## alu_design
module alu_design #(parameter W = 8)(
    input clk, rst, mode, ce, cin,
    input [1:0] inp_valid,
    input [7:0] opa, opb,
    input [3:0] cmd,
    output reg err, ov, cout, g, l, e,
    output reg [15:0] res
);
Size in the first run: roughly 1500 cells after synthesis, about 46 flip-flops, about 49 I/O pins, ~11000 µm² of cells after synthesis.
Settings: LEC_CHECK=0, CAP_MARGIN=20, CORE_MARGIN=2, CORE_UTILIZATION=65, CTS_CLUSTER_DIAMETER=35, SETUP_SLACK_MARGIN=-0.39, SLEW_MARGIN=20; clock period 5.07 ns.
run.sh (not shown) runs the stock make flow with config.mk's settings and CLKGATE_MAP_FILE=.
The baseline ran to the end with violations: setup timing.
Change:
- ABC_AREA: not set -> 1
- CORE_UTILIZATION: 65 -> 69
- CTS_CLUSTER_DIAMETER: 35 -> not set
- SETUP_SLACK_MARGIN: -0.39 -> not set
- clock period: 5.07 -> 7.15 ns (I/O delays scaled with it)
Effect:
- The new run passed the timing, DRC and antenna checks
- global-route usage went up by 1.6 points
- register-to-register slack improves by 1500 ps
- sequential power drops by 31%
- combinational power came out lower by 48%
- worst setup slack gains 1500 ps
- utilization falls by 4.1 points
- non-clock buffer count came out lower by 121
- maximum frequency went down by 9.4%
Change:
- CORE_UTILIZATION: 69 -> 72
- CTS_CLUSTER_DIAMETER: not set -> 391
- CTS_CLUSTER_SIZE: not set -> 99
- PLACE_DENSITY: not set -> 0.38
- SETUP_SLACK_MARGIN: not set -> 0.64
- TNS_END_PERCENT: not set -> 5
- clock period: 7.15 -> 2.15 ns (I/O delays scaled with it)
What happened: With this change the flow failed in clock tree synthesis (4_1_cts). Die size shrinks by 4.0%. Area after synthesis stays the same. Synthesized cell count does not change.
Change:
- CORE_ASPECT_RATIO: not set -> 0.5
- PLACE_DENSITY: 0.38 -> not set
- SETUP_SLACK_MARGIN: 0.64 -> not set
- TNS_END_PERCENT: 5 -> not set
Result: This time the run died in detailed placement (3_5_place_dp), error DPL-0033; synthesized area stays the same; synthesized cell count does not change; die size increases by 0.38%.
Change:
- ABC_AREA: 1 -> not set
- CAP_MARGIN: 20 -> 0
- CORE_ASPECT_RATIO: 0.5 -> not set
- CTS_CLUSTER_DIAMETER: 391 -> 105
- CTS_CLUSTER_SIZE: 99 -> not set
- PLACE_DENSITY: not set -> 0.67
- SETUP_SLACK_MARGIN: not set -> -0.42
- clock period: 2.15 -> 5.83 ns (I/O delays scaled with it)
=>
- Now the flow finished with setup timing left
- die size hardly moves
- area after synthesis grows slightly
- synthesized cell count shrinks by about a fifth

========
alu_design again, from the RTL that the note above started with.
## alu_design
module alu_design #(parameter W = 8)(
    input clk, rst, mode, ce, cin,
    input [1:0] inp_valid,
    input [7:0] opa, opb,
    input [3:0] cmd,
    output reg err, ov, cout, g, l, e,
    output reg [15:0] res
);
Settings: LEC_CHECK=0, CAP_MARGIN=20, CORE_MARGIN=2, CORE_UTILIZATION=65, HOLD_SLACK_MARGIN=0.29, PLACE_DENSITY_LB_ADDON=0.0, SETUP_SLACK_MARGIN=1.63, SLEW_MARGIN=20, TNS_END_PERCENT=5; clock period 5.71 ns.
Then changed:
==> flow/config.mk (replaced) <==
export PLATFORM = sky130hd
export DESIGN_NAME = alu_design
export DESIGN_NICKNAME = alu_design
export VERILOG_FILES = /design/flow/design.v
export SDC_FILE = /design/flow/constraint.sdc
export NUM_CORES = 4
export LEC_CHECK = 0
export ABC_AREA = 1
export CAP_MARGIN = 0
export CORE_MARGIN = 2
export CORE_UTILIZATION = 72
export CTS_CLUSTER_SIZE = 10
export HOLD_SLACK_MARGIN = 0.28
export SLEW_MARGIN = 20
export TNS_END_PERCENT = 5
==> flow/constraint.sdc (replaced) <==
create_clock -name core_clock -period 3.81 [get_ports {clk}]
set_input_delay 0.7620 -clock core_clock [delete_from_list [all_inputs] [get_ports {clk}]]
set_output_delay 0.7620 -clock core_clock [all_outputs]
set_load 0.01 [all_outputs]
What happened: The new run ended with an error in global routing (5_1_grt). Area after synthesis decreases by 0.61%. Die size fell by 10%. Synthesized cell count climbs by 20%.
Then changed:
==> flow/config.mk (replaced) <==
export PLATFORM = sky130hd
export DESIGN_NAME = alu_design
export DESIGN_NICKNAME = alu_design
export VERILOG_FILES = /design/flow/design.v
export SDC_FILE = /design/flow/constraint.sdc
export NUM_CORES = 4
export LEC_CHECK = 0
export CAP_MARGIN = 20
export CORE_MARGIN = 2
export CORE_UTILIZATION = 25
export SLEW_MARGIN = 20
==> flow/constraint.sdc (replaced) <==
create_clock -name core_clock -period 7.99 [get_ports {clk}]
set_input_delay 1.5980 -clock core_clock [delete_from_list [all_inputs] [get_ports {clk}]]
set_output_delay 1.5980 -clock core_clock [all_outputs]
set_load 0.01 [all_outputs]
After rerunning:
- The changed run passed the timing, DRC and antenna checks
- synthesized area rose slightly
- die area goes up to 2.8 times its value
- synthesized cell count came out lower by about a fifth
Then changed:
--- a/flow/config.mk
+++ b/flow/config.mk
@@ -8,4 +8,5 @@
 export CAP_MARGIN = 20
 export CORE_MARGIN = 2
-export CORE_UTILIZATION = 25
+export CORE_UTILIZATION = 65
+export PLACE_DENSITY_LB_ADDON = 0.0
 export SLEW_MARGIN = 20
==> flow/constraint.sdc (replaced) <==
create_clock -name core_clock -period 5.71 [get_ports {clk}]
set_input_delay 1.1420 -clock core_clock [delete_from_list [all_inputs] [get_ports {clk}]]
set_output_delay 1.1420 -clock core_clock [all_outputs]
set_load 0.01 [all_outputs]
Via count went up by 9.9%.
Synthesized cell count does not change.
Core utilization went up by 47 points.
Critical path depth went up by 2.
Combinational power went up by 49%.
Count of clock-buffer cells in the layout went down by 1.
Cell area went up by 1.7%.
Fmax went up by 21%.
Register-to-register slack got worse by 1100 ps.
Worst setup slack got worse by 1100 ps.

========
== build 86 ==
The RTL this note starts from:
==> flow/design.v <==
module alu_design #(parameter W = 8)(
    input clk, rst, mode, ce, cin,
    input [1:0] inp_valid,
    input [7:0] opa, opb,
    input [3:0] cmd,
    output reg err, ov, cout, g, l, e,
    output reg [15:0] res
);
parameter INV_INP = 2'b00, OPA_VALID = 2'b01, OPB_VALID = 2'b10, OPA_AND_OPB_VALID = 2'b11;
reg [7:0] opa_p, opb_p;
reg [3:0] cmd_p;
reg [1:0] valid_p;
reg mode_p, cin_p;
reg [15:0] res_p;
reg cout_p, ov_p, g_p, l_p, e_p, err_p;
always @(posedge clk or posedge rst) begin
    if (rst) begin
        opa_p <= 0;
        opb_p <= 0;
        cmd_p <= 0;
        valid_p <= 0;
        cin_p <= 0;
        mode_p <= 0;
    end else if (ce) begin
        opa_p <= opa;
        opb_p <= opb;
        cmd_p <= cmd;
        valid_p <= inp_valid;
        cin_p <= cin;
        mode_p <= mode;
    end
end
always @(*) begin
    res_p = 0;
    err_p = 0;
    cout_p = 0;
    ov_p = 0;
    g_p = 0;
    l_p = 0;
    e_p = 0;
    if (ce) begin
        if (mode_p == 1) begin
            case (valid_p)
                INV_INP: begin
                    res_p = 0;
                    err_p = 1;
                end
                OPA_VALID: begin
                    case (cmd_p)
                        4'b0100: begin
                            res_p = opa_p + 1;
                            cout_p = res_p[8];
                        end
                        4'b0101: begin
                            res_p = opa_p - 1;
                            ov_p = res_p[8];
                        end
                        default: err_p = 1;
                    endcase
                end
                OPB_VALID: begin
                    case (cmd_p)
                        4'b0110: begin
                            res_p = opb_p + 1;
                            cout_p = res_p[8];
                        end
                        4'b0111: begin
                            res_p = opb_p - 1;
                            ov_p = res_p[8];
                        end
                        default: err_p = 1;
                    endcase
                end
                OPA_AND_OPB_VALID: begin
                    case (cmd_p)
                        4'b0000: begin
                            res_p = opa_p + opb_p;
                            cout_p = res_p[8];
                        end
                        4'b0001: begin
                            res_p = opa_p - opb_p;
                            ov_p = res_p[8];
                        end
                        4'b0010: begin
                            res_p = opa_p + opb_p + cin_p;
                            cout_p = res_p[8];
                        end
                        4'b0011: begin
                            res_p = opa_p - opb_p - cin_p;
                            ov_p = res_p[8];
                        end
                        4'b1000: begin
                            g_p = (opa_p > opb_p);
                            l_p = (opa_p < opb_p);
                            e_p = (opa_p == opb_p);
                        end
                        4'b1001: begin
                            res_p = (opa_p + 1) * (opb_p + 1);
                        end
                        4'b1010: begin
                            res_p = (opa_p << 1) * opb_p;
                        end
                        4'b1011: begin
                            res_p = $signed(opa_p) + $signed(opb_p);
                            ov_p = (($signed(opa_p) > 0) && ($signed(opb_p) > 0) && ($signed(res_p[7:0]) < 0)) ||
                                   (($signed(opa_p) < 0) && ($signed(opb_p) < 0) && ($signed(res_p[7:0]) > 0));
                        end
                        4'b1100: begin
                            res_p = $signed(opa_p) - $signed(opb_p);
                            ov_p = (($signed(opa_p) > 0) && ($signed(opb_p) < 0) && ($signed(res_p[7:0]) < 0)) ||
                                   (($signed(opa_p) < 0) && ($signed(opb_p) > 0) && ($signed(res_p[7:0]) > 0));
                        end
                        default: err_p = 1;
                    endcase
                end
                default: err_p = 1;
            endcase
        end else begin
            case (valid_p)
                INV_INP: begin
                    res_p = 0;
                    err_p = 1;
                end
                OPA_VALID: begin
                    case (cmd_p)
                        4'b0110: res_p = ~opa_p;
                        4'b1000: res_p = opa_p >> 1;
                        4'b1001: res_p = opa_p << 1;
                        default: err_p = 1;
                    endcase
                end
                OPB_VALID: begin
                    case (cmd_p)
                        4'b0111: res_p = ~opb_p;
                        4'b1010: res_p = opb_p >> 1;
                        4'b1011: res_p = opb_p << 1;
                        default: err_p = 1;
                    endcase
                end
                OPA_AND_OPB_VALID: begin
                    case (cmd_p)
                        4'b0000: res_p = opa_p & opb_p;
                        4'b0010: res_p = opa_p | opb_p;
                        4'b0001: res_p = ~(opa_p & opb_p);
                        4'b0011: res_p = ~(opa_p | opb_p);
                        4'b0100: res_p = opa_p ^ opb_p;
                        4'b0101: res_p = ~(opa_p ^ opb_p);
                        4'b1100: begin
                            if (|opb_p[7:4]) err_p = 1;
                            else res_p = (opa_p << opb_p[2:0]) | (opa_p >> (8 - opb_p[2:0]));
                        end
                        4'b1101: begin
                            if (|opb_p[7:4]) err_p = 1;
                            else res_p = (opa_p >> opb_p[2:0]) | (opa_p << (8 - opb_p[2:0]));
                        end
                        default: err_p = 1;
                    endcase
                end
                default: err_p = 1;
            endcase
        end
    end
end
always @(posedge clk or posedge rst) begin
    if (rst) begin
        res <= 0;
        cout <= 0;
        ov <= 0;
        g <= 0;
        l <= 0;
        e <= 0;
        err <= 0;
    end else if (ce) begin
        res <= res_p;
        cout <= cout_p;
        ov <= ov_p;
        g <= g_p;
        l <= l_p;
        e <= e_p;
        err <= err_p;
    end
end
endmodule
Settings: LEC_CHECK=0, CAP_MARGIN=10, CORE_ASPECT_RATIO=0.5, CORE_MARGIN=7, CORE_UTILIZATION=49, CTS_CLUSTER_DIAMETER=238, CTS_CLUSTER_SIZE=98, GPL_TIMING_DRIVEN=1, MAX_ROUTING_LAYER=met5, MIN_ROUTING_LAYER=met1, PLACE_DENSITY=0.35, SETUP_SLACK_MARGIN=0.33, SLEW_MARGIN=20, TNS_END_PERCENT=15; clock period 5.45 ns.
Input-level comparison between build 25 and build 86:
# build 86
export LEC_CHECK = 0
export CAP_MARGIN = 10
export CORE_ASPECT_RATIO = 0.5
export CORE_MARGIN = 7
export CORE_UTILIZATION = 49
export CTS_CLUSTER_DIAMETER = 238
export CTS_CLUSTER_SIZE = 98
export GPL_TIMING_DRIVEN = 1
export MAX_ROUTING_LAYER = met5
export MIN_ROUTING_LAYER = met1
export PLACE_DENSITY = 0.35
export SETUP_SLACK_MARGIN = 0.33
export SLEW_MARGIN = 20
export TNS_END_PERCENT = 15
create_clock -name core_clock -period 5.45 [get_ports {clk}]
# build 25
export LEC_CHECK = 0
export CAP_MARGIN = 20
export CORE_MARGIN = 2
export CORE_UTILIZATION = 40
export CTS_CLUSTER_DIAMETER = 238
export PLACE_DENSITY_LB_ADDON = 0.09
export SLEW_MARGIN = 20
create_clock -name core_clock -period 7.0 [get_ports {clk}]
==> results <==
Build 25: no failed stages, no open violations at the end
Higher area of the core region was reported by build 25, not build 86.
Build 86 vs build 25, first element of the critical path: opa_p[1]$_DFFE_PP0P_ vs opa_p[0]$_DFFE_PP0P_
Build 25 ends up with lower count of non-filler cells in the finished layout than build 86 does.
Area overhead of the layout relative to synthesis, build 86 and build 25: larger value in build 86
Final worst-path cycle share sits lower in build 25 than in build 86.
Relative to build 86, the clock skew of build 25 is lower by 0.0031 ns.
Average vias per placed instance down about 5.6% in build 25 wrt build 86
Here is what was changed in the inputs of build 11 compared with build 25.
# build 25
export LEC_CHECK = 0
export CAP_MARGIN = 20
export CORE_MARGIN = 2
export CORE_UTILIZATION = 40
export CTS_CLUSTER_DIAMETER = 238
export PLACE_DENSITY_LB_ADDON = 0.09
export SLEW_MARGIN = 20
create_clock -name core_clock -period 7.0 [get_ports {clk}]
# build 11
export LEC_CHECK = 0
export CAP_MARGIN = 20
export CORE_ASPECT_RATIO = 1.75
export CORE_MARGIN = 9
export CORE_UTILIZATION = 56
export CTS_CLUSTER_DIAMETER = 311
export CTS_CLUSTER_SIZE = 89
export PLACE_DENSITY = 0.35
export SLEW_MARGIN = 20
export TNS_END_PERCENT = 15
create_clock -name core_clock -period 7.0 [get_ports {clk}]
Findings:
- Of build 11 and build 25, it is build 11 that has the higher final worst setup slack.
- When the final numbers for build 25 and build 11 were put side by side, the pre-CTS setup slack turned out to be greater in build 11.
- Lower count of buffering cells on the critical path with inverters included was reported by build 11, not build 25.

========
maple:
RTL: the design.v shown in full above, as it stands there.
Settings: LEC_CHECK=0, CAP_MARGIN=10, CORE_ASPECT_RATIO=0.89, CORE_MARGIN=7, CORE_UTILIZATION=49, CTS_CLUSTER_DIAMETER=238, CTS_CLUSTER_SIZE=98, GPL_TIMING_DRIVEN=1, MAX_ROUTING_LAYER=met5, MIN_ROUTING_LAYER=met1, PLACE_DENSITY=0.35, SETUP_SLACK_MARGIN=0.3, SLEW_MARGIN=20, TNS_END_PERCENT=15; clock period 5.45 ns.
maple did not stop at any stage, and its layout met the timing, DRC and antenna checks.
The following lists how violet was set up differently from maple:
==> flow/config.mk <==
export PLATFORM = sky130hd
export DESIGN_NAME = alu_design
export DESIGN_NICKNAME = alu_design
export VERILOG_FILES = /design/flow/design.v
export SDC_FILE = /design/flow/constraint.sdc
export NUM_CORES = 4
export LEC_CHECK = 0
export CAP_MARGIN = 20
export CORE_MARGIN = 2
export CORE_UTILIZATION = 68
export SLEW_MARGIN = 20
==> flow/constraint.sdc <==
create_clock -name core_clock -period 6.49 [get_ports {clk}]
set_input_delay 1.2980 -clock core_clock [delete_from_list [all_inputs] [get_ports {clk}]]
set_output_delay 1.2980 -clock core_clock [all_outputs]
set_load 0.01 [all_outputs]
## What came out
violet: no failed stages, no open violations at the end. maple consumes more power than violet. Fmax: violet lower than maple. Going from maple to violet, number of nets in the layout down about 4%, chip area in the Yosys report flat, met2 usage in global routing up 24 points, final cell count without fillers down 147. In the reports for violet and maple, the smaller number of tapcells belongs to violet. Higher total non-filler cell area in the finished layout among violet and maple: maple.
diff inputs: violet => delta
--- a/flow/config.mk
+++ b/flow/config.mk
@@ -9,3 +9,4 @@
 export CORE_MARGIN = 2
 export CORE_UTILIZATION = 68
+export CTS_CLUSTER_DIAMETER = 28
 export SLEW_MARGIN = 20
==> flow/constraint.sdc <==
create_clock -name core_clock -period 5.56 [get_ports {clk}]
set_input_delay 1.1120 -clock core_clock [delete_from_list [all_inputs] [get_ports {clk}]]
set_output_delay 1.1120 -clock core_clock [all_outputs]
set_load 0.01 [all_outputs]
### Flow results
| delta | all stages done | FAIL | negative setup slack |
Looking at final setup TNS, delta sits below violet.
| final critical-path share of the clock period | lower: violet |
Final setup violation count up 2 in delta wrt violet
Taking delta over violet, the non-clock buffer count ratio works out to 1.5.
Changes observed in delta relative to violet: combinational share of cell area fell 2.3 points; critical path depth has decreased; fraction of area in clock buffers and inverters stayed essentially flat; cell area up 740 µm²; hold slack went up 15 ps.
Input changes introduced in ember (baseline for comparison: delta):
--- a/flow/config.mk
+++ b/flow/config.mk
@@ -7,6 +7,7 @@
 export LEC_CHECK = 0
 export CAP_MARGIN = 20
-export CORE_MARGIN = 2
-export CORE_UTILIZATION = 68
-export CTS_CLUSTER_DIAMETER = 28
+export CORE_MARGIN = 4
+export CORE_UTILIZATION = 40
+export CTS_CLUSTER_DIAMETER = 395
+export CTS_CLUSTER_SIZE = 26
 export SLEW_MARGIN = 20
==> flow/constraint.sdc <==
create_clock -name core_clock -period 7.0 [get_ports {clk}]
set_input_delay 1.4000 -clock core_clock [delete_from_list [all_inputs] [get_ports {clk}]]
set_output_delay 1.4000 -clock core_clock [all_outputs]
set_load 0.01 [all_outputs]
--- outcome ---
- Across delta and ember, a clean result was obtained everywhere but in delta.
- Complete run, failing final checks: delta, reason negative setup slack.
- Launch point of the worst path: opa_p[5] -> delta, opb_p[4] -> ember
- Taking delta as the reference, in ember global-route usage decreased 20 points, post-route standard cell area excluding fillers now smaller, core outline area picked up an extra 71%.
--- input diff ember..zinc ---
--- a/flow/config.mk
+++ b/flow/config.mk
@@ -7,7 +7,10 @@
 export LEC_CHECK = 0
 export CAP_MARGIN = 20
+export CELL_PAD_IN_SITES_GLOBAL_PLACEMENT = 3
+export CORE_ASPECT_RATIO = 1.71
 export CORE_MARGIN = 4
 export CORE_UTILIZATION = 40
 export CTS_CLUSTER_DIAMETER = 395
 export CTS_CLUSTER_SIZE = 26
+export GPL_TIMING_DRIVEN = 0
 export SLEW_MARGIN = 20
Results
Compared with ember, zinc shows a higher vertical die size.
zinc vs. ember: portion of the layout cell area used by clock cells went up 0.17 points; setup slack of the worst register-to-register path went down 380 ps; post-layout minimum cycle time went up 380 ps.
From ember to zinc the numbers moved as follows: worst supply voltage drop on vdd grew by 77%; number of nets in the layout went up by 61; total power draw now larger; hold slack went down by 8.3 ps.
Changes observed in zinc relative to ember: finished layout cell area went up 350 µm²; post-layout utilization of the core went up 0.99 points; required time of the critical path went up 40 ps.
Changes in amber relative to zinc:
--- a/flow/config.mk
+++ b/flow/config.mk
@@ -6,10 +6,10 @@
 export NUM_CORES = 4
 export LEC_CHECK = 0
-export CAP_MARGIN = 20
+export CAP_MARGIN = 25
 export CELL_PAD_IN_SITES_GLOBAL_PLACEMENT = 3
 export CORE_ASPECT_RATIO = 1.71
-export CORE_MARGIN = 4
+export CORE_MARGIN = 6
 export CORE_UTILIZATION = 40
-export CTS_CLUSTER_DIAMETER = 395
+export CTS_CLUSTER_DIAMETER = 264
 export CTS_CLUSTER_SIZE = 26
 export GPL_TIMING_DRIVEN = 0
==> flow/constraint.sdc <==
create_clock -name core_clock -period 10.4 [get_ports {clk}]
set_input_delay 2.0800 -clock core_clock [delete_from_list [all_inputs] [get_ports {clk}]]
set_output_delay 2.0800 -clock core_clock [all_outputs]
set_load 0.01 [all_outputs]
[summary]
The number of placed instances, taps included was comparable across amber and zinc. Looking at the reports, amber completed the entire flow and the layout it produced met the timing, DRC and antenna checks. amber reports its standard cell with the maximum stage delay on the critical path as dfrtp_1 while zinc reports fa_1. Between amber and zinc, the difference in sequential share of layout area is negligible. Buffering overhead came out lower on amber than on zinc. amber against zinc: met2 capacity usage during global routing has decreased; combinational cell fraction of total power up 1.2 points; critical path depth went up 4.2%.
No activity file was given, so power comes from the tool's default toggle rates.
